$ cat config.mk
export PLATFORM = sky130hd
export DESIGN_NAME = top_button_handler
export DESIGN_NICKNAME = top_button_handler
export VERILOG_FILES = /design/flow/design.v
export SDC_FILE = /design/flow/constraint.sdc
export NUM_CORES = 4
export LEC_CHECK = 0
export CAP_MARGIN = 20
export CORE_MARGIN = 2
export CORE_UTILIZATION = 72
export SETUP_SLACK_MARGIN = -1.28
export SLEW_MARGIN = 20
$ cat run.sh
#!/bin/bash
# the make line also repeats each setting of config.mk as NAME=value (left out here)
make -C /OpenROAD-flow-scripts/flow DESIGN_CONFIG=/design/flow/config.mk WORK_HOME=/design/flow/orfs CLKGATE_MAP_FILE= finish
$ cat design.v
`timescale 1ns / 1ps
module button_debounce(
    input clk,
    input rst,
    input button_in,
    output reg button_flag
);
    reg [1:0] sync;           
    reg stable_state;         
    reg [19:0] counter;       
    localparam DEBOUNCE_TIME = 20'd125;    
    always @(posedge clk or posedge rst) begin
        if (rst) begin
            sync <= 2'b11;
            stable_state <= 1'b1;
            button_flag <= 1'b0;
            counter <= 20'd0;
        end else begin
            sync[1] <= sync[0];
            sync[0] <= button_in;
            if (sync[0] == sync[1]) begin
                if (sync[0] != stable_state) begin
                    if (counter == DEBOUNCE_TIME) begin
                        stable_state <= sync[0];
                        if (stable_state == 1'b0) begin
                            button_flag <= 1'b1;
                        end
                    end else begin
                        counter <= counter + 1;
                    end
                end else begin
                    counter <= 0;
                    button_flag <= 1'b0;
                end
            end else begin
                counter <= 0;
            end
        end
    end
endmodule
`timescale 1ns / 1ps
    module LCD_display(
        input clk,
        input rst,
        input update,               
        input [3:0] sw_p,
        input [127:0] line1,        
        input [127:0] line2,        
        input flag_counter,
        output reg rs,
        output reg rw,
        output reg en,
        output reg [7:0] data
    );
        reg [3:0] state;
        reg [27:0] delay_counter;
        reg [4:0] char_index;  
        localparam INIT        = 4'd0;
        localparam DISPLAY_ON  = 4'd1;
        localparam CLEAR_ON    = 4'd2;
        localparam SET_CURSOR1 = 4'd3;
        localparam WRITE_LINE1 = 4'd4;
        localparam SET_CURSOR2 = 4'd5;
        localparam WRITE_LINE2 = 4'd6;
        localparam IDLE        = 4'd7;
        localparam CHECK_UPDATE = 4'd8;  
        always @(posedge clk or posedge rst) begin
            if (rst) begin
                rs <= 0; rw <= 0; en <= 0;
                data <= 8'b0;
                state <= INIT;
                delay_counter <= 0;
                char_index <= 0;
            end else begin
                delay_counter <= delay_counter + 1;
                case (state)
                    INIT: begin
                        if (delay_counter <= 5) begin
                            en <= 1; rs <= 0; rw <= 0; data <= 8'b00111000;  
                        end else if (delay_counter < 10) begin
                            en <= 0;
                        end else begin
                            delay_counter <= 0;
                            state <= DISPLAY_ON;
                        end
                    end
                    DISPLAY_ON: begin
                        if (delay_counter <= 5) begin
                            en <= 1; rs <= 0; rw <= 0; data <= 8'b00001100;  
                        end else if (delay_counter < 10) begin
                            en <= 0;
                        end else begin
                            delay_counter <= 0;
                            state <= CLEAR_ON;
                        end
                    end
                    CLEAR_ON: begin
                        if (delay_counter <= 5) begin
                            en <= 1; rs <= 0; rw <= 0; data <= 8'b00000001;  
                        end else if (delay_counter < 10) begin
                            en <= 0;
                        end else begin
                            delay_counter <= 0;
                            state <= SET_CURSOR1;
                        end
                    end
                    SET_CURSOR1: begin
                        if (delay_counter <= 5) begin
                            en <= 1; rs <= 0; rw <= 0; data <= 8'b10000000;  
                        end else if (delay_counter < 10) begin
                            en <= 0;
                        end else begin
                            delay_counter <= 0;
                            state <= WRITE_LINE1;
                        end
                    end
                    WRITE_LINE1: begin
                        if (char_index < 16) begin
                            if (delay_counter <= 5) begin
                                en <= 1; rs <= 1; rw <= 0; data <= (line1 >> (8 * (15 - char_index))) & 8'hFF;  
                            end else if (delay_counter < 10) begin
                                en <= 0;
                            end else begin
                                delay_counter <= 0;
                                char_index <= char_index + 1;
                            end
                        end else begin
                            delay_counter <= 0;
                            char_index <= 0;
                            state <= SET_CURSOR2;
                        end
                    end
                    SET_CURSOR2: begin
                        if (delay_counter <= 5) begin
                            en <= 1; rs <= 0; rw <= 0; data <= 8'b11000000;  
                        end else if (delay_counter < 10) begin
                            en <= 0;
                        end else begin
                            delay_counter <= 0;
                            state <= WRITE_LINE2;
                        end
                    end
                    WRITE_LINE2: begin
                        if (char_index < 16) begin
                            if (delay_counter <= 5) begin
                                en <= 1; rs <= 1; rw <= 0; data <= (line2 >> (8 * (15 - char_index))) & 8'hFF;  
                            end else if (delay_counter < 10) begin
                                en <= 0;
                            end else begin
                                delay_counter <= 0;
                                char_index <= char_index + 1;
                            end
                        end else begin
                            delay_counter <= 0;
                            char_index <= 0;
                            state <= IDLE;
                        end
                    end
                    IDLE: begin
                        en <= 0;
                        if (update || sw_p[0] || sw_p[1] || sw_p[2] || sw_p[3]) begin
                            state <= CHECK_UPDATE;
                            delay_counter <= 0;
                        end
                        else if (!update || !sw_p[0] || !sw_p[2] || !sw_p[3]) begin
                            state <= CHECK_UPDATE;
                            delay_counter <= 0;
                        end
                    end
                    CHECK_UPDATE: begin
                       if(delay_counter >= 1250) begin
                         state <= CLEAR_ON;
                         delay_counter <= 0;
                        end
                    end
                endcase
            end
        end
    endmodule
`timescale 1ns / 1ps
module top_button_handler(
    input wire clk,
    input wire rst,
    input wire [3:0] btn,                
    input wire [3:0] sw_p,               
    input wire sw_au,                    
    input wire update_money,
    output reg [3:0] seg_0_data,         
    output reg [3:0] seg_1_data,         
    output reg [3:0] seg_2_data,         
    output reg [3:0] seg_3_data,          
    output wire rs, rw, en,
    output reg [3:0] led,
    output wire [7:0] data
);
    localparam SHOW_TIME = 62500;        
    localparam SHOW_STEP = 12500;        
    reg [7:0] product_count_ready[4:0];  
    reg [7:0] money;                
    reg [7:0] price[4:0];               
    reg [7:0] price_to_pay;                
    reg [7:0] unit;                
    reg [7:0] dozen;                
    reg [7:0] product_count_current;       
    reg [7:0] selected_product;            
    reg [3:0] flag_led;
    integer i;                           
    reg [127:0] lcd_line1;               
    reg [127:0] lcd_line2;                
    reg [31:0] counter;
    reg [1:0] flag_counter;
    reg [7:0] count_down;
    reg [7:0] pcc_n;                     
    reg [7:0] ptp_n;                     
    reg [7:0] unit_n;
    reg [7:0] dozen_n;
    reg [7:0] pcr_n;                     
    wire btn0_flag, btn1_flag, btn2_flag, btn3_flag;
    button_debounce db0 (.clk(clk), .rst(rst), .button_in(btn[0]), .button_flag(btn0_flag));
    button_debounce db1 (.clk(clk), .rst(rst), .button_in(btn[1]), .button_flag(btn1_flag));
    button_debounce db2 (.clk(clk), .rst(rst), .button_in(btn[2]), .button_flag(btn2_flag));
    button_debounce db3 (.clk(clk), .rst(rst), .button_in(btn[3]), .button_flag(btn3_flag));
    LCD_display lcd_inst (
        .clk(clk),
        .rst(rst),
        .line1(lcd_line1),
        .line2(lcd_line2),
        .rs(rs),
        .rw(rw),
        .en(en),
        .data(data),
        .update(sw_au),
        .sw_p(sw_p),
        .flag_counter(flag_counter[0])
    );
    always @(posedge clk) begin
        case (sw_p)
            4'b0001: begin
                selected_product <= 8'd0;  
                flag_led <= 4'b0001;
            end
            4'b0010: begin
                selected_product <= 8'd1;  
                flag_led <= 4'b0010;
            end
            4'b0100: begin
                selected_product <= 8'd2;  
                flag_led <= 4'b0100;
            end
            4'b1000: begin
                selected_product <= 8'd3;  
                flag_led <= 4'b1000;
            end
            4'b0000: begin
                selected_product <= 8'd4;
                flag_led <= 4'b0000;
            end
            default: begin
                selected_product <= 8'd5;  
                flag_led <= 4'b0000;
            end
        endcase
    end
    always @(posedge clk or posedge rst) begin
        if (rst) begin
            money <= 8'd0;
            price[0] <= 8'd0;  
            price[1] <= 8'd0;  
            price[2] <= 8'd0;  
            price[3] <= 8'd0;  
            price[4] <= 8'd0;  
            counter <= 32'd0;
            flag_counter <= 2'd0;
            product_count_current <= 8'd0;
            price_to_pay <= 8'd0;
            count_down <= 8'd0;
            unit <= 8'd0;
            dozen <= 8'd0;
            for (i = 0; i <= 4; i = i + 1) begin
                product_count_ready[i] <= 8'd0;  
            end
            lcd_line1 <= 128'd0;
            lcd_line2 <= 128'd0;
            seg_0_data <= 4'd0;
            seg_1_data <= 4'd0;
            seg_2_data <= 4'd0;
            seg_3_data <= 4'd0;
            led <= 4'd0;
            pcc_n = 8'd0;
            ptp_n = 8'd0;
            unit_n = 8'd0;
            dozen_n = 8'd0;
            pcr_n = 8'd0;
        end else begin
            pcc_n = product_count_current;
            ptp_n = price_to_pay;
            unit_n = unit;
            dozen_n = dozen;
            pcr_n = 8'd0;
            seg_0_data <= money % 10;
            seg_1_data <= (money / 10) % 10;
            seg_2_data <= (money / 100) % 10;
            seg_3_data <= (money / 1000) % 10;
            if (sw_au == 0) begin
                if (selected_product != 4 && selected_product != 5) begin
                    pcr_n = product_count_ready[selected_product];
                    if(flag_counter == 1) begin
                         lcd_line1 <= {8'h20, 8'h20, 8'h20, 8'h20, 8'h53, 8'h55, 8'h43, 8'h43, 8'h45, 8'h53, 8'h53, 8'h21, 8'h20, 8'h20, 8'h20, 8'h20};
                         lcd_line2 <= {8'h20, 8'h20, 8'h20, 8'h20, 8'h20, 8'h20, 8'h20, 8'h36 - count_down, 8'h20, 8'h20, 8'h20, 8'h20, 8'h20, 8'h20, 8'h20, 8'h20};
                         if(counter < SHOW_TIME) begin
                            if (counter % SHOW_STEP == 0) begin
                                count_down <= count_down + 1;
                                if (led != 4'b0000)
                                    led <= 4'b0000;
                                else led <= flag_led;
                            end
                            counter <= counter + 1;
                         end else begin
                            counter <= 0;
                            flag_counter <= 0;
                            count_down <= 0;
                            led <= 4'b0000;
                         end
                    end else if (flag_counter == 2) begin
                        lcd_line1 <= {8'h4E, 8'h4F, 8'h54, 8'h20, 8'h45, 8'h4E, 8'h4F, 8'h55, 8'h47, 8'h48, 8'h20, 8'h4D, 8'h4F, 8'h4E, 8'h45, 8'h59};
                        lcd_line2 <= {8'h20, 8'h20, 8'h20, 8'h20, 8'h20, 8'h20, 8'h20, 8'h36 - count_down, 8'h20, 8'h20, 8'h20, 8'h20, 8'h20, 8'h20, 8'h20, 8'h20};
                        if(counter < SHOW_TIME) begin
                             if (counter % SHOW_STEP == 0)
                               count_down <= count_down + 1;
                            counter <= counter + 1;
                         end else begin
                            counter <= 0;
                            flag_counter <= 0;
                            count_down <= 0;
                         end
                       end
                    if (btn0_flag) begin
                        if (pcc_n < 9 && pcc_n < pcr_n)
                            pcc_n = pcc_n + 1;
                        ptp_n = price[selected_product] * pcc_n;
                        unit_n = ptp_n % 10;
                        dozen_n = ptp_n / 10;
                    end
                    if (btn1_flag) begin
                        if (pcc_n > 0)
                            pcc_n = pcc_n - 1;
                        ptp_n = price[selected_product] * pcc_n;
                        unit_n = ptp_n % 10;
                        dozen_n = ptp_n / 10;
                    end
                    if (btn2_flag && pcr_n > 0) begin
                         if (money >= ptp_n && pcc_n > 0) begin
                             money <= money - ptp_n;
                             pcr_n = pcr_n - pcc_n;
                             product_count_ready[selected_product] <= pcr_n;
                             pcc_n = 0;
                             ptp_n = 0;
                             unit_n = 0;
                             dozen_n = 0;
                             flag_counter <= 1;
                         end
                         else if (pcc_n > 0) flag_counter <= 2;
                    end
                    if (flag_counter == 0) begin
                        lcd_line1 <= {8'h52, 8'h65, 8'h61, 8'h64, 8'h79, 8'h3A, 8'h30 + pcr_n,   
                                     8'h20, 8'h50, 8'h72, 8'h69, 8'h63, 8'h65, 8'h3A, 8'h30 + price[selected_product], 8'h20};   
                        if (ptp_n < 10) begin
                            lcd_line2 <= {8'h43, 8'h6F, 8'h75, 8'h6E, 8'h74, 8'h3A, 8'h30 + pcc_n,   
                                        8'h20, 8'h50, 8'h72, 8'h69, 8'h63, 8'h65, 8'h3A, 8'h30 + ptp_n, 8'h20};   
                        end
                        else begin
                            lcd_line2 <= {8'h43, 8'h6F, 8'h75, 8'h6E, 8'h74, 8'h3A, 8'h30 + pcc_n,   
                                        8'h20, 8'h50, 8'h72, 8'h69, 8'h63, 8'h65, 8'h3A, 8'h30 + dozen_n , 8'h30 + unit_n};   
                        end
                    end
                end
                else if(selected_product == 4) begin  
                    if (btn0_flag && money < 9995) money <= money + 5;
                    if (btn1_flag && money < 9990) money <= money + 10;
                    if (btn2_flag) money <= 0;
                    lcd_line1 <= {8'h50, 8'h31, 8'h3A, 8'h30 + price[0], 8'h24, 8'h5F, 8'h30 + product_count_ready[0],  
                                 8'h20, 8'h20,
                                 8'h50, 8'h32, 8'h3A, 8'h30 + price[1], 8'h24, 8'h5F, 8'h30 + product_count_ready[1]};   
                    lcd_line2 <= {8'h50, 8'h33, 8'h3A, 8'h30 + price[2], 8'h24, 8'h5F, 8'h30 + product_count_ready[2],  
                                 8'h20, 8'h20,
                                 8'h50, 8'h34, 8'h3A, 8'h30 + price[3], 8'h24, 8'h5F, 8'h30 + product_count_ready[3]};   
                end
                else if(selected_product == 5) begin  
                    lcd_line1 <= {8'h4F, 8'h4E, 8'h4C, 8'h59, 8'h5F, 8'h31, 8'h5F, 8'h53, 8'h57, 8'h49, 8'h54, 8'h43, 8'h48, 8'h5F, 8'h4F, 8'h4E};
                    lcd_line2 <= {8'h20, 8'h20, 8'h20, 8'h20, 8'h20, 8'h20, 8'h20,
                                 8'h20, 8'h20, 8'h20, 8'h20, 8'h20, 8'h20, 8'h20, 8'h20, 8'h20};
                end
            end else begin
                 pcc_n = 8'd0;
                 ptp_n = 8'd0;
                if (selected_product != 4 && selected_product != 5) begin
                    if (btn0_flag) begin
                        if (price[selected_product] < 9)
                            price[selected_product] <= price[selected_product] + 1;
                    end
                    else if (btn1_flag) begin
                         if (price[selected_product] > 1)
                            price[selected_product] <= price[selected_product] - 1;
                    end
                    else if (btn2_flag) begin
                        if (product_count_ready[selected_product] < 9) begin
                            product_count_ready[selected_product] <= product_count_ready[selected_product] + 1;
                        end
                    end
                    else if (btn3_flag) begin
                        price[selected_product] <= 0;
                        product_count_ready[selected_product] <= 0;
                    end
                    lcd_line1 <= {8'h20, 8'h20, 8'h41, 8'h44, 8'h4D, 8'h49, 8'h4E, 8'h20, 8'h4D, 8'h4F, 8'h44, 8'h45, 8'h20, 8'h31 + selected_product, 8'h20, 8'h20};
                    lcd_line2 <= {8'h50, 8'h72, 8'h69, 8'h63, 8'h65, 8'h3A, 8'h30 + price[selected_product], 8'h24,  
                                  8'h20, 8'h20, 8'h20,  
                                  8'h4E, 8'h75, 8'h6D, 8'h3A, 8'h30 + product_count_ready[selected_product]};  
                end
                 else begin
                     lcd_line1 <= {8'h20, 8'h20, 8'h41, 8'h44, 8'h4D, 8'h49, 8'h4E,
                                   8'h20, 8'h4D, 8'h4F, 8'h44, 8'h45, 8'h20, 8'h20, 8'h20, 8'h20};
                     lcd_line2 <= {8'h20, 8'h20, 8'h20, 8'h20, 8'h20, 8'h20, 8'h20,
                                   8'h20, 8'h20, 8'h20, 8'h20, 8'h20, 8'h20, 8'h20, 8'h20, 8'h20};
                 end
            end
            product_count_current <= pcc_n;
            price_to_pay <= ptp_n;
            unit <= unit_n;
            dozen <= dozen_n;
        end
    end
endmodule
$ cat constraint.sdc
create_clock -name core_clock -period 19.2 [get_ports {clk}]
set_input_delay 3.8400 -clock core_clock [delete_from_list [all_inputs] [get_ports {clk}]]
set_output_delay 3.8400 -clock core_clock [all_outputs]
set_load 0.01 [all_outputs]
==> out/metrics.csv, run 1 <==
stage,metric,value,unit
outcome,status,finished with violations,
outcome,so.violations,negative setup slack,
grt,grt_pass1_vias,34000,
grt,grt_usage,38.7,%
grt,grt_first_pass_wirelength,174,mm
logic_synthesis,fa_ha_area_share,5.73,%
clock_tree,ctsResizeCount,0,
worst_setup_path,r2r_end,count_down[4],
final_layout,fin_cells,5391,
logic_synthesis,synth_warnings,5,
logic_synthesis,syn_area_per_cell,8.24,um2
worst_setup_path,cp.depth,68,
sta,drv_slew,0,
logic_synthesis,ys_cells,4642,
worst_setup_path,crit_end,count_down[4],
worst_setup_path,reg2reg_depth,68,
clock_tree,cts_tree,done,
grt,top_usage_layer,met2,
worst_setup_path,start_kind,flop,
sta,tightestPinTransition,1.14,ns
clock_tree,h-tree-depth,2,
logic_synthesis,mux_area_share,5.48,%
logic_synthesis,area_leaders,"dfrtp_1, nor2_1, nand2_1",
logic_synthesis,synth.distinct_cells,146,
clock_tree,cts_setup_buffers,0,
routing,wl_per_cell,20.0,um
logic_synthesis,async_flop_share,98.5,%
grt,use_met1,52.7,%
die,rows,84,
sta,max-slew-margin-rel,24.2,%
worst_setup_path,cp_slowest_cell,or4_1,
grt,use_met3,6.07,%
logic_synthesis,yosysChipArea,0.0382,mm2
logic_synthesis,ys_sh_aoi,24.9,%
sta,fin_setup_tns,-0.236,ns
flow_run,maxCapViolations,0,
worst_setup_path,worstPathRequired,19.74,ns
sta,fmax,0.0518,GHz
sta,finalHoldViolations,0,
worst_setup_path,crit_family,AND-OR/OR-AND gates,
worst_setup_path,r2r_slack,-0.12,ns
logic_synthesis,yosys.area.top_type_share,29.6,%
worst_setup_path,critPathMaxStageDelay,0.58,ns
final_layout,nNetsFinal,4821,
routing,vias,36200,
die,coreArea,0.0526,mm2
final_layout,layout-area-overhead-vs-synth,9.09,%
routing,firstDrtPassIters,9,
clock_tree,clock-sinks,474,
logic_synthesis,synth_area,0.0382,mm2
routing,n_antenna_cell,0,
logic_synthesis,simple_gate_share,20.7,%
place,place_ws,0.0686,ns
routing,viasPerCell,6.72,
place,io_buffer_count,34,
die,die_w,234,um
clock_tree,hold_buffers,0,
die,die_area,0.0550,mm2
logic_synthesis,yosys-top-cells-count,"nor2_1, nand2_1, dfrtp_1",
logic_synthesis,synthCells,4642,
die,fp-utilization,72.8,%
die,die_y,234,um
worst_setup_path,critPathLaunch,counter[28],
grt,grt_max_degree,188,
worst_setup_path,r2r-start,counter[28],
clock_tree,cts_buffers,52,
clock_tree,clockBufferDepth,3,
place,dpl.cell_count,5295,
min_path,hold_start,product_count_ready[4][5],
routing,drc,0,
worst_setup_path,worstPathMaxFanout,12,
routing,ant_nets,0,
logic_synthesis,post-synth-top-count-cell,nor2_1,
clock_tree,clock_latency,0.64,ns
clock_tree,cts.reportedPaths.clkPinSlew,0.06,ns
place,dpl.hpwl,75.2,mm
logic_synthesis,edf_count,0,
sta,fin_ws,-0.120,ns
sta,finalClockPeriodUsage,101,%
place,gp_congestion,0.987,
flow_run,warnings,61,
routing,totalWireLength,108,mm
min_path,hold_path_depth,0,
logic_synthesis,ff_type,dfrtp_1,
grt,use_met2,61.4,%
min_path,min_path_type,reg2reg,
sta,min_period,19.32,ns
logic_synthesis,synth_seq_share,31.0,%
logic_synthesis,largest_area_cell,dfrtp_1,
die,ioPinCount,43,
logic_synthesis,ys.flops,474,
min_path,hold_end,product_count_ready[4][5],
worst_setup_path,path_class,reg2reg,
logic_synthesis,xor_share,7.75,%
worst_setup_path,crit_buf_inv,6,
worst_setup_path,arrival,19.86,ns
worst_setup_path,critPathMostFrequentCell,buf_4,
routing,drtIter0Drc,4127,
sta,finalSetupViolCount,2,
worst_setup_path,worstSetupEndpointType,flop,
clock_tree,cts_root_buf,clkbuf_16,
sta,finClkSkew,0.0696,ns
logic_synthesis,ys_top_logic_family,AND-OR/OR-AND gates,
grt,antenna_found_initial,0,
grt,overflow,0,
## through the flow
| stage | hold WS [ns] | utilization (%) | area [um2] |
|---|---|---|---|
| finish | 0.381 | 79.4 | 41700 |
| global route | 0.387 | 79.4 | 41700 |
| CTS | 0.381 | 79.2 | 41600 |
| detailed placement | 0.367 | 75.8 | 39800 |
| global placement | 0.365 | 75.8 | 39800 |
| floorplan | 0.367 | - | 38300 |
## cell type report
cell class                      instances  area, um2
Sequential cell                       474      11800
Clock buffer                           74       1540
Inverter                              179        679
Timing Repair Buffer                  216       1730
Fill cell                            3769      10800
Clock inverter                         22        250
Tap cell                              688        861
Multi-Input combinational cell       3738      24800
## layer usage
metal | up-vias | part of all wire, %
met3 | 366 | 7.9
met1 | 17300 | 42
met2 | 1699 | 46
li1 | 16900 | -
met5 | - | 0
met4 | 0 | 4.5
==> inputs of run 2 (changes only) <==
ABC_AREA = 1   (was unset)
CELL_PAD_IN_SITES_GLOBAL_PLACEMENT = 1   (was unset)
CORE_ASPECT_RATIO = 0.83   (was unset)
CORE_MARGIN = 3   (was 2)
CORE_UTILIZATION = 58   (was 72)
GPL_ROUTABILITY_DRIVEN = 0   (was unset)
GPL_TIMING_DRIVEN = 1   (was unset)
MAX_ROUTING_LAYER = met5   (was unset)
SETUP_SLACK_MARGIN = unset   (was -1.28)
TNS_END_PERCENT = 90   (was unset)
clock period = 14.9 ns   (was 19.2 ns; I/O delays follow)
==> run 2 against run 1 <==
  * Largest cell class unchanged
  * Clock skew decreased by 0.038 ns
  * First-iteration DRC count decreased by 22%
  * Die size increased by 26%
  * Final area increased by 16%
  * The layout still fails its checks (negative setup slack)
  * Flip-flop count unchanged
==> out/metrics.csv, run 2 <==
stage,metric,value,unit,change
final_layout,fill_cells,5048,,was 3769
clock_tree,clockBufferDepth,3,,unchanged
logic_synthesis,yosysChipArea,0.0383,mm2,was 0.0382 mm2
final_layout,fin_area,0.0483,mm2,was 0.0417 mm2
clock_tree,hold_buffers,0,,unchanged
sta,rsz0062_at_grt,true,,
worst_setup_path,r2r-start,counter[20],,was counter[28]
worst_setup_path,path_class,reg2reg,,unchanged
min_path,hold_path_depth,0,,unchanged
place,io_buffer_count,34,,unchanged
grt,top_usage_layer,met2,,unchanged
logic_synthesis,ys_sh_aoi,13.5,%,was 24.9%
grt,use_met3,5.78,%,was 6.07%
worst_setup_path,cp.depth,146,,was 68
logic_synthesis,async_flop_share,98.5,%,unchanged
sta,min_period,15.61,ns,was 19.32 ns
grt,antenna_found_initial,2,,was 0
worst_setup_path,reg2reg_depth,146,,was 68
routing,drtIter0Drc,3232,,was 4127
routing,vias,37900,,was 36.2k
grt,overflow,0,,unchanged
worst_setup_path,arrival,16.11,ns,was 19.86 ns
logic_synthesis,edf_count,0,,unchanged
die,coreArea,0.0651,mm2,was 0.0526 mm2
outcome,status,finished with violations,,unchanged
final_layout,fin_cells,6856,,was 5391
final_layout,logic_area,0.0246,mm2,was 0.0248 mm2
logic_synthesis,simple_gate_share,35.2,%,was 20.7%
sta,finalHoldViolations,0,,unchanged
flow_run,warnings,60,,was 61
sta,finClkSkew,0.0314,ns,was 0.0696 ns
worst_setup_path,critPathMostFrequentCell,nand2_4,,was buf_4
routing,totalWireLength,113,mm,was 108 mm
die,ioPinCount,43,,unchanged
clock_tree,cts_root_buf,clkbuf_16,,unchanged
flow_run,maxCapViolations,0,,unchanged
logic_synthesis,fa_ha_area_share,5.35,%,was 5.73%
logic_synthesis,synth_warnings,5,,unchanged
grt,grt_first_pass_wirelength,177,mm,was 174 mm
clock_tree,cts_buffers,51,,was 52
logic_synthesis,ys_cells,5311,,was 4642
sta,finalSetupViolCount,12,,was 2
worst_setup_path,crit_end,count_down[0],,was count_down[4]
die,die_y,240,um,was 234 um
sta,finalClockPeriodUsage,105,%,was 101%
clock_tree,clock-sinks,474,,unchanged
logic_synthesis,mux_area_share,0.0523,%,was 5.48%
grt,use_met2,48.9,%,was 61.4%
worst_setup_path,r2r_slack,-0.71,ns,was -0.12 ns
worst_setup_path,start_kind,flop,,unchanged
logic_synthesis,synthCells,5311,,was 4642
logic_synthesis,synth_seq_share,30.9,%,was 31.0%
logic_synthesis,yosys.area.top_type_share,29.6,%,about the same
sta,fin_ws,-0.710,ns,was -0.120 ns
clock_tree,cts.reportedPaths.clkPinSlew,0.06,ns,about the same
worst_setup_path,r2r_end,count_down[0],,was count_down[4]
sta,tightestPinTransition,1.12,ns,was 1.14 ns
logic_synthesis,ys.flops,474,,unchanged
worst_setup_path,critPathMaxStageDelay,0.40,ns,was 0.58 ns
die,die_w,288,um,was 234 um
min_path,hold_start,price[4][6],,was product_count_ready[4][5]
place,dpl.cell_count,6628,,was 5295
logic_synthesis,largest_area_cell,dfrtp_1,,unchanged
final_layout,seqCellArea,0.0118,mm2,about the same
outcome,so.violations,negative setup slack,,unchanged
sta,max-slew-margin-rel,24.9,%,was 24.2%
final_layout,finish.utilization,74.2,%,was 79.4%
routing,viasPerCell,5.52,,was 6.72
worst_setup_path,crit_family,simple AND/OR/NAND/NOR gates,,was AND-OR/OR-AND gates
grt,use_met1,44.7,%,was 52.7%
worst_setup_path,worstPathMaxFanout,8,,was 12
logic_synthesis,ys_top_logic_family,simple AND/OR/NAND/NOR gates,,was AND-OR/OR-AND gates
sta,fmax,0.0641,GHz,was 0.0518 GHz
place,dpl.hpwl,80.1,mm,was 75.2 mm
place,placed_area,0.0433,mm2,was 0.0398 mm2
logic_synthesis,xor_share,4.86,%,was 7.75%
worst_setup_path,critPathLaunch,counter[20],,was counter[28]
clock_tree,clock_latency,0.64,ns,about the same
routing,wl_per_cell,16.4,um,was 20.0 um
grt,grt_usage,31.2,%,was 38.7%
final_layout,nNetsFinal,6104,,was 4821
routing,firstDrtPassIters,8,,was 9
die,die_area,0.0691,mm2,was 0.0550 mm2
logic_synthesis,ff_type,dfrtp_1,,unchanged
final_layout,layout-area-overhead-vs-synth,26.2,%,was 9.09%
routing,ant_nets,0,,unchanged
sta,holdWs,0.378,ns,was 0.381 ns
sta,fin_setup_tns,-8.34,ns,was -0.236 ns
logic_synthesis,area_leaders,"dfrtp_1, nand2_1, inv_1",,"was dfrtp_1, nor2_1, nand2_1"
place,place_ws,-1.09,ns,was 0.0686 ns
sta,drv_slew,0,,unchanged
logic_synthesis,synth.distinct_cells,93,,was 146
logic_synthesis,post-synth-top-count-cell,nand2_1,,was nor2_1
logic_synthesis,yosys-top-cells-count,"nand2_1, inv_1, nor2_1",,"was nor2_1, nand2_1, dfrtp_1"
clock_tree,cts_tree,done,,unchanged
grt,grt_max_degree,174,,was 188
clock_tree,h-tree-depth,2,,unchanged
routing,drc,0,,unchanged
min_path,min_path_type,reg2reg,,unchanged
die,rows,85,,was 84
worst_setup_path,worstPathRequired,15.40,ns,was 19.74 ns
logic_synthesis,synth_area,0.0383,mm2,was 0.0382 mm2
grt,grt_pass1_vias,34800,,was 34.0k
worst_setup_path,cp_slowest_cell,dfrtp_1,,was or4_1
worst_setup_path,crit_buf_inv,27,,was 6
worst_setup_path,worstSetupEndpointType,flop,,unchanged
logic_synthesis,syn_area_per_cell,7.21,um2,was 8.24 um2
die,fp-utilization,58.8,%,was 72.8%
min_path,hold_end,price[4][6],,was product_count_ready[4][5]
==> run 2: per-layer routing <==
| layer | wire length [um] | part of all wire (%) |
|---|---|---|
| met3 | 9100 | 8.1 |
| met2 | 51100 | 45 |
| met5 | 11 | 0.0098 |
| met1 | 49700 | 44 |
| met4 | 2810 | 2.5 |
==> run 2: what timing repair did <==
| action | in CTS | in global routing |
|---|---|---|
| setup endpoints to repair | 12 | 17 |
| setup buffers | 63 | 65 |
| gates cloned | 6 | 1 |
| resized | 228 | 290 |
| hold endpoints to repair | 0 | 0 |
| pin swaps | 141 | 215 |
==> run 2: cell type report <==
type                       count  share of cell area (%)
multi-input combinational   3929                    50.9
sequential                   474                    24.5
timing repair buffer         729                    12.3
inverter                     759                    6.27
clock buffer                  71                    3.07
tap                          870                    2.25
clock inverter                23                   0.632
antenna                        1                 0.00518
==> inputs of run 3 (changes only) <==
CELL_PAD_IN_SITES_DETAIL_PLACEMENT = 1   (was unset)
CELL_PAD_IN_SITES_GLOBAL_PLACEMENT = 2   (was 1)
CORE_UTILIZATION = 31   (was 58)
CTS_CLUSTER_SIZE = 30   (was unset)
GPL_ROUTABILITY_DRIVEN = 1   (was 0)
HOLD_SLACK_MARGIN = 0.02   (was unset)
MAX_ROUTING_LAYER = met4   (was met5)
MIN_ROUTING_LAYER = met2   (was unset)
PLACE_DENSITY_LB_ADDON = 0.13   (was unset)
SETUP_SLACK_MARGIN = 2.14   (was unset)
TNS_END_PERCENT = 70   (was 90)
clock period = 32.1 ns   (was 14.9 ns; I/O delays follow)
==> run 3 against run 2 <==
  * Critical path type unchanged
  * Wire length up 26%
  * The run now finishes clean
  * Synthesized cell count is the same
  * Via count up 30%
  * Largest cell class unchanged
  * Clock skew grew 0.026 ns
  * Critical path depth shrank 10
  * Setup slack gained 13 ns
  * Count of clock-buffer cells in the layout rose by 7
==> out/metrics.csv, run 3 <==
stage,metric,value,unit,change
outcome,status,"complete, no violations",,was finished with violations
worst_setup_path,crit_buf_inv,10,,was 27
logic_synthesis,synth_area,0.0383,mm2,unchanged
final_layout,fin_area,0.0422,mm2,was 0.0483 mm2
min_path,hold_end,db3.sync[1],,was price[4][6]
die,die_y,326,um,was 240 um
routing,totalWireLength,142,mm,was 113 mm
clock_tree,h-tree-depth,2,,unchanged
final_layout,nNetsFinal,5459,,was 6104
sta,min_period,19.68,ns,was 15.61 ns
logic_synthesis,yosys-top-cells-count,"nand2_1, inv_1, nor2_1",,unchanged
logic_synthesis,xor_share,4.86,%,unchanged
sta,fin_ws,12.42,ns,was -0.710 ns
sta,max-slew-margin-rel,16.6,%,was 24.9%
grt,grt_max_degree,144,,was 174
logic_synthesis,ys_top_logic_family,simple AND/OR/NAND/NOR gates,,unchanged
logic_synthesis,async_flop_share,98.5,%,unchanged
clock_tree,hold_buffers,0,,unchanged
sta,fin_setup_tns,0,ns,was -8.34 ns
die,die_area,0.128,mm2,was 0.0691 mm2
logic_synthesis,syn_area_per_cell,7.21,um2,unchanged
clock_tree,cts_tree,done,,unchanged
grt,overflow,0,,unchanged
routing,viasPerCell,7.09,,was 5.52
logic_synthesis,mux_area_share,0.0523,%,unchanged
logic_synthesis,yosys.area.top_type_share,29.6,%,unchanged
sta,finalClockPeriodUsage,61.3,%,was 105%
worst_setup_path,crit_family,simple AND/OR/NAND/NOR gates,,unchanged
routing,wl_per_cell,20.4,um,was 16.4 um
final_layout,finish.utilization,34.8,%,was 74.2%
min_path,hold_start,db3.sync[0],,was price[4][6]
worst_setup_path,critPathMostFrequentCell,nand2_4,,unchanged
worst_setup_path,r2r_end,led[2],,was count_down[0]
min_path,min_path_type,reg2reg,,unchanged
worst_setup_path,path_class,reg2reg,,unchanged
clock_tree,clock_latency,0.66,ns,was 0.64 ns
flow_run,warnings,56,,was 60
worst_setup_path,reg2reg_depth,136,,was 146
logic_synthesis,fa_ha_area_share,5.35,%,unchanged
grt,antenna_found_initial,0,,was 2
logic_synthesis,post-synth-top-count-cell,nand2_1,,unchanged
clock_tree,clockBufferDepth,3,,unchanged
worst_setup_path,arrival,20.18,ns,was 16.11 ns
logic_synthesis,synth.distinct_cells,93,,unchanged
clock_tree,clock-sinks,474,,unchanged
place,gp_congestion,0.976,,
die,fp-utilization,31.5,%,was 58.8%
clock_tree,cts.reportedPaths.clkPinSlew,0.06,ns,about the same
routing,drc,0,,unchanged
place,place_ws,12.70,ns,was -1.09 ns
routing,firstDrtPassIters,8,,unchanged
logic_synthesis,synth_warnings,5,,unchanged
clock_tree,cts_buffers,54,,was 51
flow_run,maxCapViolations,0,,unchanged
final_layout,layout-area-overhead-vs-synth,10.3,%,was 26.2%
sta,finClkSkew,0.0574,ns,was 0.0314 ns
clock_tree,cts_root_buf,clkbuf_16,,unchanged
logic_synthesis,ff_type,dfrtp_1,,unchanged
sta,holdWs,0.382,ns,was 0.378 ns
routing,vias,49200,,was 37.9k
sta,finalHoldViolations,0,,unchanged
place,placed_area,0.0402,mm2,was 0.0433 mm2
die,coreArea,0.121,mm2,was 0.0651 mm2
logic_synthesis,edf_count,0,,unchanged
grt,grt_first_pass_wirelength,219,mm,was 177 mm
worst_setup_path,worstSetupEndpointType,flop,,unchanged
logic_synthesis,largest_area_cell,dfrtp_1,,unchanged
logic_synthesis,synth_seq_share,30.9,%,unchanged
die,ioPinCount,43,,unchanged
grt,grt_usage,34.5,%,was 31.2%
worst_setup_path,worstPathMaxFanout,18,,was 8
worst_setup_path,r2r_slack,12.42,ns,was -0.71 ns
worst_setup_path,r2r-start,counter[20],,unchanged
worst_setup_path,start_kind,flop,,unchanged
min_path,hold_path_depth,0,,unchanged
sta,finalSetupViolCount,0,,was 12
logic_synthesis,ys_sh_aoi,13.5,%,unchanged
logic_synthesis,synthCells,5311,,unchanged
place,io_buffer_count,34,,unchanged
worst_setup_path,worstPathRequired,32.60,ns,was 15.40 ns
logic_synthesis,area_leaders,"dfrtp_1, nand2_1, inv_1",,unchanged
worst_setup_path,critPathMaxStageDelay,0.50,ns,was 0.40 ns
final_layout,fin_cells,6942,,was 6856
logic_synthesis,ys_cells,5311,,unchanged
routing,drtIter0Drc,5500,,was 3232
die,rows,116,,was 85
worst_setup_path,cp_slowest_cell,o21ai_1,,was dfrtp_1
routing,ant_nets,0,,unchanged
logic_synthesis,yosysChipArea,0.0383,mm2,unchanged
worst_setup_path,crit_end,led[2],,was count_down[0]
sta,rsz0062_at_grt,false,,was true
place,dpl.hpwl,100,mm,was 80.1 mm
grt,grt_pass1_vias,56400,,was 34.8k
clock_tree,cts_setup_buffers,0,,was 63
worst_setup_path,cp.depth,136,,was 146
place,dpl.cell_count,6831,,was 6628
worst_setup_path,critPathLaunch,counter[20],,unchanged
logic_synthesis,simple_gate_share,35.2,%,unchanged
sta,tightestPinTransition,1.24,ns,was 1.12 ns
die,die_w,392,um,was 288 um
sta,fmax,0.0508,GHz,was 0.0641 GHz
clock_tree,ctsResizeCount,0,,was 228
logic_synthesis,ys.flops,474,,unchanged
sta,drv_slew,0,,unchanged
==> run 3: per-layer routing <==
layer / track usage, % / share of wire, % / up-vias
met4: 3.96 / 4.8 / 0
li1: - / - / 17100
met1: - / 0 / 17700
met5: - / 0 / -
met3: 51.6 / 47 / 660
met2: 35.7 / 48 / 13700
==> run 3: cell type report <==
class	instances	area [um2]
antenna	5	12.5
tap	1593	1990
sequential	474	11800
clock inverter	23	360
multi-input combinational	3922	22700
fill	15000	79200
timing repair buffer	88	772
inverter	759	3000
clock buffer	78	1600
==> inputs of run 4 (changes only) <==
ABC_AREA = unset   (was 1)
CELL_PAD_IN_SITES_DETAIL_PLACEMENT = unset   (was 1)
CELL_PAD_IN_SITES_GLOBAL_PLACEMENT = unset   (was 2)
CORE_ASPECT_RATIO = unset   (was 0.83)
CORE_MARGIN = 2   (was 3)
CORE_UTILIZATION = 40   (was 31)
CTS_CLUSTER_SIZE = unset   (was 30)
GPL_ROUTABILITY_DRIVEN = unset   (was 1)
GPL_TIMING_DRIVEN = unset   (was 1)
HOLD_SLACK_MARGIN = unset   (was 0.02)
MAX_ROUTING_LAYER = unset   (was met4)
MIN_ROUTING_LAYER = unset   (was met2)
PLACE_DENSITY_LB_ADDON = unset   (was 0.13)
SETUP_SLACK_MARGIN = unset   (was 2.14)
TNS_END_PERCENT = unset   (was 70)
clock period = 14.5 ns   (was 32.1 ns; I/O delays follow)
==> run 4 against run 3 <==
  * The layout now fails its checks (negative setup slack)
  * Final area up 16%
  * Fmax up 13%
  * Count of clock-buffer cells in the layout down 8
  * Register-to-register slack worse by 15 ns
  * Final cell count down 4.9%
  * Core utilization up 17 points
  * Setup slack worse by 15 ns
==> out/metrics.csv, run 4 <==
stage,metric,value,unit,change
min_path,hold_path_depth,0,,unchanged
die,die_area,0.0981,mm2,was 0.128 mm2
logic_synthesis,synth_seq_share,31.0,%,was 30.9%
final_layout,layout-area-overhead-vs-synth,28.2,%,was 10.3%
logic_synthesis,yosysChipArea,0.0382,mm2,was 0.0383 mm2
die,rows,113,,was 116
sta,rsz0062_at_grt,true,,was false
worst_setup_path,arrival,17.99,ns,was 20.18 ns
grt,top_usage_layer,met2,,was met3
worst_setup_path,reg2reg_depth,75,,was 136
clock_tree,clock_latency,0.64,ns,was 0.66 ns
min_path,hold_end,db0.sync[1],,was db3.sync[1]
place,io_buffer_count,34,,unchanged
place,dpl.hpwl,85.6,mm,was 100 mm
logic_synthesis,largest_area_cell,dfrtp_1,,unchanged
logic_synthesis,simple_gate_share,20.7,%,was 35.2%
logic_synthesis,yosys-top-cells-count,"nor2_1, nand2_1, dfrtp_1",,"was nand2_1, inv_1, nor2_1"
outcome,status,finished with violations,,"was complete, no violations"
outcome,so.violations,negative setup slack,,
worst_setup_path,critPathMaxStageDelay,0.57,ns,was 0.50 ns
routing,totalWireLength,119,mm,was 142 mm
sta,min_period,17.44,ns,was 19.68 ns
worst_setup_path,worstSetupEndpointType,flop,,unchanged
worst_setup_path,r2r_slack,-2.94,ns,was 12.42 ns
grt,grt_max_degree,178,,was 144
min_path,min_path_type,reg2reg,,unchanged
logic_synthesis,fa_ha_area_share,5.73,%,was 5.35%
grt,grt_pass1_vias,36100,,was 56.4k
final_layout,nNetsFinal,5458,,was 5459
sta,finalHoldViolations,0,,unchanged
clock_tree,cts_buffers,51,,was 54
logic_synthesis,ys_top_logic_family,AND-OR/OR-AND gates,,was simple AND/OR/NAND/NOR gates
logic_synthesis,synth.distinct_cells,146,,was 93
die,die_y,313,um,was 326 um
routing,viasPerCell,5.68,,was 7.09
grt,overflow,0,,unchanged
logic_synthesis,ff_type,dfrtp_1,,unchanged
final_layout,logic_area,0.0265,mm2,was 0.0227 mm2
logic_synthesis,ys.flops,474,,unchanged
grt,antenna_found_initial,2,,was 0
min_path,hold_start,db0.sync[0],,was db3.sync[0]
flow_run,warnings,59,,was 56
final_layout,fin_cells,6605,,was 6942
place,gp_congestion,0.937,,was 0.976
logic_synthesis,yosys.area.top_type_share,29.6,%,about the same
logic_synthesis,synth_warnings,5,,unchanged
sta,finalClockPeriodUsage,120,%,was 61.3%
logic_synthesis,mux_area_share,5.48,%,was 0.0523%
grt,grt_usage,23.6,%,was 34.5%
sta,finalSetupViolCount,12,,was 0
clock_tree,clockBufferDepth,3,,unchanged
logic_synthesis,ys_sh_aoi,24.9,%,was 13.5%
sta,fmax,0.0573,GHz,was 0.0508 GHz
routing,wl_per_cell,18.1,um,was 20.4 um
die,coreArea,0.0949,mm2,was 0.121 mm2
die,ioPinCount,43,,unchanged
clock_tree,clock-sinks,474,,unchanged
final_layout,fill_cells,8791,,was 15.0k
final_layout,seqCellArea,0.0118,mm2,about the same
logic_synthesis,area_leaders,"dfrtp_1, nor2_1, nand2_1",,"was dfrtp_1, nand2_1, inv_1"
flow_run,maxCapViolations,0,,unchanged
grt,use_met3,2.97,%,was 51.6%
worst_setup_path,r2r_end,count_down[5],,was led[2]
routing,firstDrtPassIters,6,,was 8
clock_tree,cts_tree,done,,unchanged
routing,drtIter0Drc,3270,,was 5500
clock_tree,cts.reportedPaths.clkPinSlew,0.06,ns,about the same
logic_synthesis,post-synth-top-count-cell,nor2_1,,was nand2_1
routing,vias,37500,,was 49.2k
final_layout,finish.utilization,51.7,%,was 34.8%
grt,use_met1,32.5,%,was 0%
sta,finClkSkew,0.0427,ns,was 0.0574 ns
worst_setup_path,cp.depth,75,,was 136
sta,drv_slew,0,,unchanged
worst_setup_path,crit_end,count_down[5],,was led[2]
clock_tree,hold_buffers,0,,unchanged
place,dpl.cell_count,6402,,was 6831
routing,ant_nets,0,,unchanged
logic_synthesis,synth_area,0.0382,mm2,was 0.0383 mm2
worst_setup_path,crit_family,AND-OR/OR-AND gates,,was simple AND/OR/NAND/NOR gates
sta,fin_ws,-2.94,ns,was 12.42 ns
sta,max-slew-margin-rel,30.1,%,was 16.6%
die,fp-utilization,40.3,%,was 31.5%
worst_setup_path,r2r-start,counter[22],,was counter[20]
worst_setup_path,worstPathMaxFanout,8,,was 18
grt,use_met2,38.7,%,was 35.7%
worst_setup_path,worstPathRequired,15.05,ns,was 32.60 ns
logic_synthesis,async_flop_share,98.5,%,unchanged
die,die_w,313,um,was 392 um
worst_setup_path,start_kind,flop,,unchanged
worst_setup_path,crit_buf_inv,12,,was 10
worst_setup_path,path_class,reg2reg,,unchanged
worst_setup_path,critPathLaunch,counter[22],,was counter[20]
clock_tree,h-tree-depth,2,,unchanged
grt,grt_first_pass_wirelength,192,mm,was 219 mm
sta,tightestPinTransition,1.04,ns,was 1.24 ns
logic_synthesis,synthCells,4642,,was 5311
routing,drc,0,,unchanged
logic_synthesis,edf_count,0,,unchanged
worst_setup_path,cp_slowest_cell,or4b_4,,was o21ai_1
logic_synthesis,xor_share,7.75,%,was 4.86%
logic_synthesis,syn_area_per_cell,8.24,um2,was 7.21 um2
worst_setup_path,critPathMostFrequentCell,buf_4,,was nand2_4
logic_synthesis,ys_cells,4642,,was 5311
clock_tree,cts_root_buf,clkbuf_16,,unchanged
## run 4: per-stage QoR
stage | worst slack, ns | TNS [ns] | area [um2] | hold slack (ns)
finish | -2.94 | -34.66 | 49000 | 0.376
global placement | -2.88 | -33.97 | 45000 | 0.366
CTS | -2.74 | -31.81 | 47900 | 0.365
detailed placement | -3.35 | -39.68 | 45000 | 0.368
floorplan | -2.73 | -31.42 | 38700 | 0.367
global route | -3.66 | -43.32 | 49000 | 0.383
## run 4: cell type report
cell class | count | area share [%]
well taps | 1265 | 3.23
clock buffers | 70 | 2.95
flip-flops and latches | 474 | 24.2
diodes | 1 | 0.00510
repair buffers | 854 | 13.6
clock inverters | 24 | 0.676
inverters | 179 | 1.38
multi-input cells | 3738 | 54.0
## run 4: timing repair
action                     4_1_cts  5_1_grt
resized                        132      167
setup endpoints to repair       12       27
setup buffers                   67       46
pin swaps                       91      109
## run 4: layer usage
layer | up-vias | part of all wire, %
met3 | 194 | 5.1
met2 | 1000 | 47
met1 | 18100 | 46
met5 | - | 0.023
li1 | 18200 | -
met4 | 4 | 2.7
==> inputs of run 5 (changes only) <==
CORE_UTILIZATION = 65   (was 40)
clock period = 16.8 ns   (was 14.5 ns; I/O delays follow)
==> run 5 against run 4 <==
  * Still fails the layout checks on negative setup slack
  * Non-clock buffer count decreased by 15
  * Synthesized cell count unchanged
  * Via count increased by 4.7%
  * Final area decreased by 1.7%
  * Die size decreased by 38%
  * Fmax decreased by 3.1%
  * Synthesized area unchanged
==> out/metrics.csv, run 5 <==
stage,metric,value,unit,change
outcome,status,finished with violations,,unchanged
outcome,so.violations,negative setup slack,,unchanged
logic_synthesis,area_leaders,"dfrtp_1, nor2_1, nand2_1",,unchanged
sta,finalClockPeriodUsage,107,%,was 120%
logic_synthesis,synthCells,4642,,unchanged
die,die_y,247,um,was 313 um
routing,dr_wl_met3,8.91,mm,was 6.05 mm
worst_setup_path,worstPathMaxFanout,8,,unchanged
worst_setup_path,reg2reg_depth,79,,was 75
grt,overflow,0,,unchanged
routing,wl_per_cell,19.7,um,was 18.1 um
sta,fmax,0.0555,GHz,was 0.0573 GHz
min_path,min_path_type,reg2reg,,unchanged
logic_synthesis,ys.flops,474,,unchanged
worst_setup_path,arrival,18.56,ns,was 17.99 ns
flow_run,warnings,62,,was 59
sta,finalSetupViolCount,12,,unchanged
die,rows,88,,was 113
logic_synthesis,mux_area_share,5.48,%,unchanged
clock_tree,h-tree-depth,2,,unchanged
logic_synthesis,ys_top_logic_family,AND-OR/OR-AND gates,,unchanged
routing,wl_met2,56.9,mm,was 55.6 mm
logic_synthesis,yosys-top-cells-count,"nor2_1, nand2_1, dfrtp_1",,unchanged
worst_setup_path,worstPathRequired,17.36,ns,was 15.05 ns
sta,fin_ws,-1.21,ns,was -2.94 ns
logic_synthesis,simple_gate_share,20.7,%,unchanged
grt,antenna_found_initial,2,,unchanged
grt,grt_usage,37.9,%,was 23.6%
worst_setup_path,crit_family,AND-OR/OR-AND gates,,unchanged
place,io_buffer_count,34,,unchanged
worst_setup_path,r2r_slack,-1.21,ns,was -2.94 ns
die,coreArea,0.0579,mm2,was 0.0949 mm2
clock_tree,hold_buffers,0,,unchanged
routing,highest_layer,met5,,unchanged
logic_synthesis,synth_area,0.0382,mm2,unchanged
sta,drv_slew,0,,unchanged
worst_setup_path,critPathMostFrequentCell,buf_4,,unchanged
clock_tree,cts_root_buf,clkbuf_16,,unchanged
die,die_w,247,um,was 313 um
clock_tree,clock_latency,0.64,ns,about the same
logic_synthesis,yosys.area.top_type_share,29.6,%,unchanged
clock_tree,clock-sinks,474,,unchanged
final_layout,layout-area-overhead-vs-synth,26.1,%,was 28.2%
clock_tree,cts.reportedPaths.clkPinSlew,0.07,ns,was 0.06 ns
routing,drtIter0Drc,4050,,was 3270
flow_run,maxCapViolations,0,,unchanged
worst_setup_path,worstSetupEndpointType,flop,,unchanged
logic_synthesis,async_flop_share,98.5,%,unchanged
logic_synthesis,synth.distinct_cells,146,,unchanged
worst_setup_path,critPathLaunch,counter[28],,was counter[22]
clock_tree,clockBufferDepth,3,,unchanged
routing,totalWireLength,120,mm,was 119 mm
place,dpl.hpwl,80.3,mm,was 85.6 mm
die,ioPinCount,43,,unchanged
logic_synthesis,fa_ha_area_share,5.73,%,unchanged
final_layout,nNetsFinal,5441,,was 5458
sta,min_period,18.01,ns,was 17.44 ns
die,fp-utilization,66.0,%,was 40.3%
logic_synthesis,post-synth-top-count-cell,nor2_1,,unchanged
min_path,hold_end,db3.sync[1],,was db0.sync[1]
worst_setup_path,r2r_end,count_down[4],,was count_down[5]
worst_setup_path,cp.depth,79,,was 75
logic_synthesis,largest_area_cell,dfrtp_1,,unchanged
worst_setup_path,start_kind,flop,,unchanged
worst_setup_path,critPathMaxStageDelay,0.56,ns,was 0.57 ns
sta,finClkSkew,0.0425,ns,was 0.0427 ns
final_layout,logic_area,0.0265,mm2,about the same
place,gp_congestion,0.956,,was 0.937
routing,met1_length,48.6,mm,was 54.3 mm
logic_synthesis,yosysChipArea,0.0382,mm2,unchanged
final_layout,finish.utilization,83.2,%,was 51.7%
worst_setup_path,r2r-start,counter[28],,was counter[22]
routing,vias,39300,,was 37.5k
grt,grt_first_pass_wirelength,190,mm,was 192 mm
logic_synthesis,synth_warnings,5,,unchanged
logic_synthesis,ff_type,dfrtp_1,,unchanged
logic_synthesis,xor_share,7.75,%,unchanged
logic_synthesis,edf_count,0,,unchanged
min_path,hold_start,db3.sync[0],,was db0.sync[0]
logic_synthesis,syn_area_per_cell,8.24,um2,unchanged
routing,drc,0,,unchanged
worst_setup_path,crit_end,count_down[4],,was count_down[5]
worst_setup_path,path_class,reg2reg,,unchanged
final_layout,fill_cells,3701,,was 8791
clock_tree,cts_tree,done,,unchanged
min_path,hold_path_depth,0,,unchanged
routing,firstDrtPassIters,8,,was 6
final_layout,seqCellArea,0.0119,mm2,was 0.0118 mm2
grt,grt_max_degree,177,,was 178
routing,ant_nets,0,,unchanged
die,die_area,0.0608,mm2,was 0.0981 mm2
sta,max-slew-margin-rel,16.0,%,was 30.1%
routing,viasPerCell,6.45,,was 5.68
logic_synthesis,synth_seq_share,31.0,%,unchanged
sta,rsz0062_at_grt,true,,unchanged
sta,tightestPinTransition,1.25,ns,was 1.04 ns
worst_setup_path,cp_slowest_cell,or4b_4,,unchanged
grt,grt_pass1_vias,37600,,was 36.1k
logic_synthesis,ys_sh_aoi,24.9,%,unchanged
clock_tree,cts_buffers,48,,was 51
worst_setup_path,crit_buf_inv,18,,was 12
logic_synthesis,ys_cells,4642,,unchanged
sta,finalHoldViolations,0,,unchanged
==> run 5: per-stage QoR <==
stage / area [um2] / TNS, ns / instances / setup WS [ns] / hold WS [ns]
2_1_floorplan: 38600 / -4.24 / 4648 / -0.572 / 0.367
3_3_place_gp: 44100 / -11.68 / 5883 / -1.04 / 0.365
3_5_place_dp: 44100 / -14.79 / 5883 / -1.30 / 0.367
4_1_cts: 47300 / -5.01 / 6044 / -0.475 / 0.372
5_1_grt: 48200 / -22.91 / 6087 / -1.99 / 0.386
6_report: 48200 / -13.36 / 6087 / -1.21 / 0.373
==> run 5: layer usage <==
metal | vias to the layer above | track usage [%]
li1 | 18100 | -
met1 | 18900 | 49.6
met2 | 1824 | 62.5
met3 | 409 | 5.22
met4 | 2 | 17.5
met5 | - | 0
==> run 5: area by class of cell <==
type                    instances  share of cell area (%)
diodes                          1                 0.00519
clock buffers                  68                    2.92
clock inverters                22                   0.625
inverters                     179                    1.41
multi-input cells            3739                    54.9
flip-flops and latches        474                    24.6
well taps                     765                    1.99
repair buffers                839                    13.6
==> run 5: repair_timing <==
item / 4_1_cts / 5_1_grt
gates cloned: 1 / 0
setup endpoints to repair: 12 / 12
setup buffers: 71 / 45
resized: 186 / 123
pin swaps: 134 / 88
==> inputs of run 6 (changes only) <==
ABC_AREA = 0   (was unset)
CAP_MARGIN = 40   (was 20)
CELL_PAD_IN_SITES_DETAIL_PLACEMENT = 1   (was unset)
CORE_UTILIZATION = 28   (was 65)
CTS_CLUSTER_DIAMETER = 299   (was unset)
GPL_ROUTABILITY_DRIVEN = 0   (was unset)
GPL_TIMING_DRIVEN = 0   (was unset)
MAX_ROUTING_LAYER = met5   (was unset)
PLACE_DENSITY_LB_ADDON = 0.07   (was unset)
SETUP_SLACK_MARGIN = 3.39   (was unset)
TNS_END_PERCENT = 65   (was unset)
clock period = 30.2 ns   (was 16.8 ns; I/O delays follow)
==> run 6 against run 5 <==
  * Final area is 10% lower
  * Clock skew hardly changed
  * Now clean on timing, DRC and antenna
  * Critical path type unchanged
  * Register-to-register slack better by 9.0 ns
==> out/metrics.csv, run 6 <==
stage,metric,value,unit,change
clock_tree,cts.reportedPaths.clkPinSlew,0.06,ns,was 0.07 ns
final_layout,fill_cells,16100,,was 3701
logic_synthesis,synth_seq_share,31.0,%,unchanged
worst_setup_path,path_class,reg2reg,,unchanged
worst_setup_path,worstSetupEndpointType,flop,,unchanged
outcome,status,"complete, no violations",,was finished with violations
sta,tightestPinTransition,0.921,ns,was 1.25 ns
clock_tree,cts_buffers,56,,was 48
sta,finalSetupViolCount,0,,was 12
routing,n_antenna_cell,0,,was 1
worst_setup_path,cp_slowest_cell,a21oi_1,,was or4b_4
clock_tree,clockBufferDepth,3,,unchanged
routing,drtIter0Drc,2342,,was 4050
clock_tree,hold_buffers,0,,unchanged
sta,finClkSkew,0.0422,ns,was 0.0425 ns
flow_run,maxCapViolations,0,,unchanged
min_path,hold_end,db3.sync[1],,unchanged
routing,ant_nets,0,,unchanged
logic_synthesis,synth_warnings,5,,unchanged
worst_setup_path,cp.depth,66,,was 79
logic_synthesis,yosys.area.top_type_share,29.6,%,unchanged
worst_setup_path,r2r-start,counter[29],,was counter[28]
logic_synthesis,yosys-top-cells-count,"nor2_1, nand2_1, dfrtp_1",,unchanged
sta,rsz0062_at_grt,false,,was true
routing,firstDrtPassIters,6,,was 8
grt,grt_max_degree,84,,was 177
logic_synthesis,mux_area_share,5.48,%,unchanged
logic_synthesis,edf_count,0,,unchanged
flow_run,warnings,53,,was 62
logic_synthesis,largest_area_cell,dfrtp_1,,unchanged
clock_tree,cts_setup_buffers,0,,was 71
routing,viasPerCell,5.44,,was 6.45
worst_setup_path,worstPathRequired,30.79,ns,was 17.36 ns
final_layout,finish.utilization,31.9,%,was 83.2%
clock_tree,cts_root_buf,clkbuf_16,,unchanged
grt,overflow,0,,unchanged
logic_synthesis,synthCells,4642,,unchanged
final_layout,nNetsFinal,4949,,was 5441
place,placed_area,0.0413,mm2,was 0.0441 mm2
logic_synthesis,fa_ha_area_share,5.73,%,unchanged
routing,drc,0,,unchanged
worst_setup_path,start_kind,flop,,unchanged
place,io_buffer_count,34,,unchanged
worst_setup_path,r2r_end,count_down[4],,unchanged
worst_setup_path,r2r_slack,7.83,ns,was -1.21 ns
sta,min_period,22.37,ns,was 18.01 ns
grt,grt_first_pass_wirelength,228,mm,was 190 mm
clock_tree,h-tree-depth,2,,unchanged
final_layout,logic_area,0.0247,mm2,was 0.0265 mm2
final_layout,fin_area,0.0433,mm2,was 0.0482 mm2
die,die_y,374,um,was 247 um
sta,finalClockPeriodUsage,74.1,%,was 107%
sta,fin_setup_tns,0,ns,was -13.36 ns
sta,fmax,0.0447,GHz,was 0.0555 GHz
logic_synthesis,ys_top_logic_family,AND-OR/OR-AND gates,,unchanged
worst_setup_path,critPathMostFrequentCell,a21oi_1,,was buf_4
worst_setup_path,crit_buf_inv,3,,was 18
grt,antenna_found_initial,4,,was 2
worst_setup_path,reg2reg_depth,66,,was 79
worst_setup_path,arrival,22.96,ns,was 18.56 ns
min_path,hold_path_depth,0,,unchanged
logic_synthesis,yosysChipArea,0.0382,mm2,unchanged
worst_setup_path,critPathLaunch,counter[29],,was counter[28]
die,coreArea,0.135,mm2,was 0.0579 mm2
die,die_w,374,um,was 247 um
sta,max-slew-margin-rel,38.4,%,was 16.0%
clock_tree,ctsResizeCount,0,,was 186
logic_synthesis,area_leaders,"dfrtp_1, nor2_1, nand2_1",,unchanged
logic_synthesis,ys.flops,474,,unchanged
worst_setup_path,crit_family,AND-OR/OR-AND gates,,unchanged
logic_synthesis,syn_area_per_cell,8.24,um2,unchanged
sta,drv_slew,0,,unchanged
clock_tree,clock_latency,0.67,ns,was 0.64 ns
die,fp-utilization,28.2,%,was 66.0%
logic_synthesis,post-synth-top-count-cell,nor2_1,,unchanged
worst_setup_path,critPathMaxStageDelay,0.65,ns,was 0.56 ns
sta,finalHoldViolations,0,,unchanged
routing,totalWireLength,145,mm,was 120 mm
die,ioPinCount,43,,unchanged
logic_synthesis,synth.distinct_cells,146,,unchanged
min_path,min_path_type,reg2reg,,unchanged
logic_synthesis,ys_cells,4642,,unchanged
logic_synthesis,ff_type,dfrtp_1,,unchanged
logic_synthesis,synth_area,0.0382,mm2,unchanged
routing,vias,36000,,was 39.3k
worst_setup_path,worstPathMaxFanout,10,,was 8
die,die_area,0.140,mm2,was 0.0608 mm2
grt,grt_pass1_vias,36400,,was 37.6k
routing,wl_per_cell,21.9,um,was 19.7 um
min_path,hold_start,db3.sync[0],,unchanged
clock_tree,clock-sinks,474,,unchanged
logic_synthesis,xor_share,7.75,%,unchanged
place,dpl.hpwl,113,mm,was 80.3 mm
final_layout,layout-area-overhead-vs-synth,13.1,%,was 26.1%
logic_synthesis,simple_gate_share,20.7,%,unchanged
logic_synthesis,ys_sh_aoi,24.9,%,unchanged
grt,grt_usage,20.4,%,was 37.9%
final_layout,seqCellArea,0.0118,mm2,was 0.0119 mm2
worst_setup_path,crit_end,count_down[4],,unchanged
clock_tree,cts_tree,done,,unchanged
logic_synthesis,async_flop_share,98.5,%,unchanged
die,rows,135,,was 88
[run 6: metrics by stage]
step                worst slack, ns  hold WS, ns  instances
finish                         7.83        0.383       6617
global route                   5.90        0.391       6617
CTS                            7.90        0.385       6605
detailed placement             8.02        0.376       6500
global placement               3.48        0.373       6463
floorplan                     11.16        0.367       4648
[run 6: cell type report]
class,instances,share of cell area [%]
Clock buffer,86,3.75
Clock inverter,19,0.544
Buffer,257,2.42
Multi-Input combinational cell,3738,57.1
Tap cell,1781,5.15
Sequential cell,474,27.4
Timing Repair Buffer,83,2.04
Inverter,179,1.57
[run 6: layer usage]
layer | up-vias | share of wire (%) | GRT usage, %
met3 | 162 | 3.2 | 2.14
met4 | 0 | 2.3 | 4.92
met1 | 18100 | 50 | 29.4
met2 | 528 | 45 | 32.5
li1 | 17100 | - | -
met5 | - | 0 | 0
